oak:
## dlf_core
module dlf_core (
   input             clk,
   input             rstn,
   input             dlf_en,
   input  [4:0]      tdc_dout,
   input  [17:0]     dlf_a2,
   input  [17:0]     dlf_a3,
   input  [17:0]     dlf_b1,
   input  [17:0]     dlf_b2,
   input  [14:0]     dlf_sdm_nc_in,
   output [15:0]     dlf_out,
   output            dlf_valid
   );
==> flow/config.mk <==
export PLATFORM = sky130hd
export DESIGN_NAME = dlf_core
export DESIGN_NICKNAME = dlf_core
export VERILOG_FILES = /design/flow/design.v
export SDC_FILE = /design/flow/constraint.sdc
export NUM_CORES = 4
export LEC_CHECK = 0
export CAP_MARGIN = 35
export CORE_ASPECT_RATIO = 1.0
export CORE_MARGIN = 2
export CORE_UTILIZATION = 16
export CTS_CLUSTER_SIZE = 49
export HOLD_SLACK_MARGIN = 0.22
export MIN_ROUTING_LAYER = met2
export PLACE_DENSITY_LB_ADDON = 0.29
export SETUP_SLACK_MARGIN = 0.53
export SLEW_MARGIN = 15
export TNS_END_PERCENT = 80
==> flow/constraint.sdc <==
create_clock -name core_clock -period 38.0 [get_ports {clk}]
set_input_delay 7.6000 -clock core_clock [delete_from_list [all_inputs] [get_ports {clk}]]
set_output_delay 7.6000 -clock core_clock [all_outputs]
set_load 0.01 [all_outputs]
run.sh (not shown) runs the stock make flow with config.mk's settings and CLKGATE_MAP_FILE=.
Here is what was changed in the inputs of pine compared with oak.
==> flow/config.mk <==
export PLATFORM = sky130hd
export DESIGN_NAME = dlf_core
export DESIGN_NICKNAME = dlf_core
export VERILOG_FILES = /design/flow/design.v
export SDC_FILE = /design/flow/constraint.sdc
export NUM_CORES = 4
export LEC_CHECK = 0
export ABC_AREA = 1
export CAP_MARGIN = 20
export CORE_MARGIN = 2
export CORE_UTILIZATION = 63
export SLEW_MARGIN = 20
==> flow/constraint.sdc <==
create_clock -name core_clock -period 37.5 [get_ports {clk}]
set_input_delay 7.5000 -clock core_clock [delete_from_list [all_inputs] [get_ports {clk}]]
set_output_delay 7.5000 -clock core_clock [all_outputs]
set_load 0.01 [all_outputs]
==> results <==
All of oak and pine finish clean. Between oak and pine, the flow reports synthesized chip area reported by yosys decreasing slightly. Diff oak -> pine: total nets after synthesis increased by about 8% relative to the old numbers, critical path depth increased by 16% relative to the old numbers, sequential cell area share increased by 0.89 points relative to the old numbers, area share of and-or/or-and cells after synthesis decreased by 1.1 points relative to the old numbers. Summary: with oak as the reference, horizontal die dimension in pine moved down by more than a quarter. On pine: routed length on met1 is 65,000 um higher than what oak gave. In pine, growth of design area from synthesis to finish is lower than in oak. Looking at highest-utilization routing layer at the global route stage, the met3 result is from oak; the met2 one comes from pine. The simple-gate share of the synthesized area of pine and that of oak are within noise of each other.
For birch, these inputs were changed with respect to pine:
-- flow/config.mk --
<<< pine, line 8
export ABC_AREA = 1
>>> birch, line 8
<<< pine, line 11
export CORE_UTILIZATION = 63
>>> birch, line 10
export CORE_UTILIZATION = 57
==> flow/constraint.sdc <==
create_clock -name core_clock -period 24.1 [get_ports {clk}]
set_input_delay 4.8200 -clock core_clock [delete_from_list [all_inputs] [get_ports {clk}]]
set_output_delay 4.8200 -clock core_clock [all_outputs]
set_load 0.01 [all_outputs]
### Flow results
In summary, birch completed successfully, with a layout that passed the timing, design-rule and antenna checks. Total number of nets in the final design in birch is about 7% lower than in pine. Looking at pine and birch, the fraction of the mapped netlist area in simple logic gates is a wash. In the flow results for pine and birch, the final hold slack is larger on pine.
## Diff of input files: maple against birch
-- flow/config.mk --
<<< birch, line 10
export CORE_UTILIZATION = 57
>>> maple, line 10
export CORE_UTILIZATION = 40
export SETUP_SLACK_MARGIN = -1.83
## What came out
- maple gives more placeable core area than birch did.
- Met3 wire length (higher): maple
- Measured against birch, the horizontal die size of maple comes out at 1.19 times the reference value.
- Diff birch -> maple | path depth of the worst reg2reg path | down by a few percent
- maple vs birch on die area: maple is the higher one.
- Summary of maple over birch: worst setup timing slack at the placement stage up 0.068 ns, diode insertion count for antenna repair up 9, final period demand of the worst path up 0.62 ns.
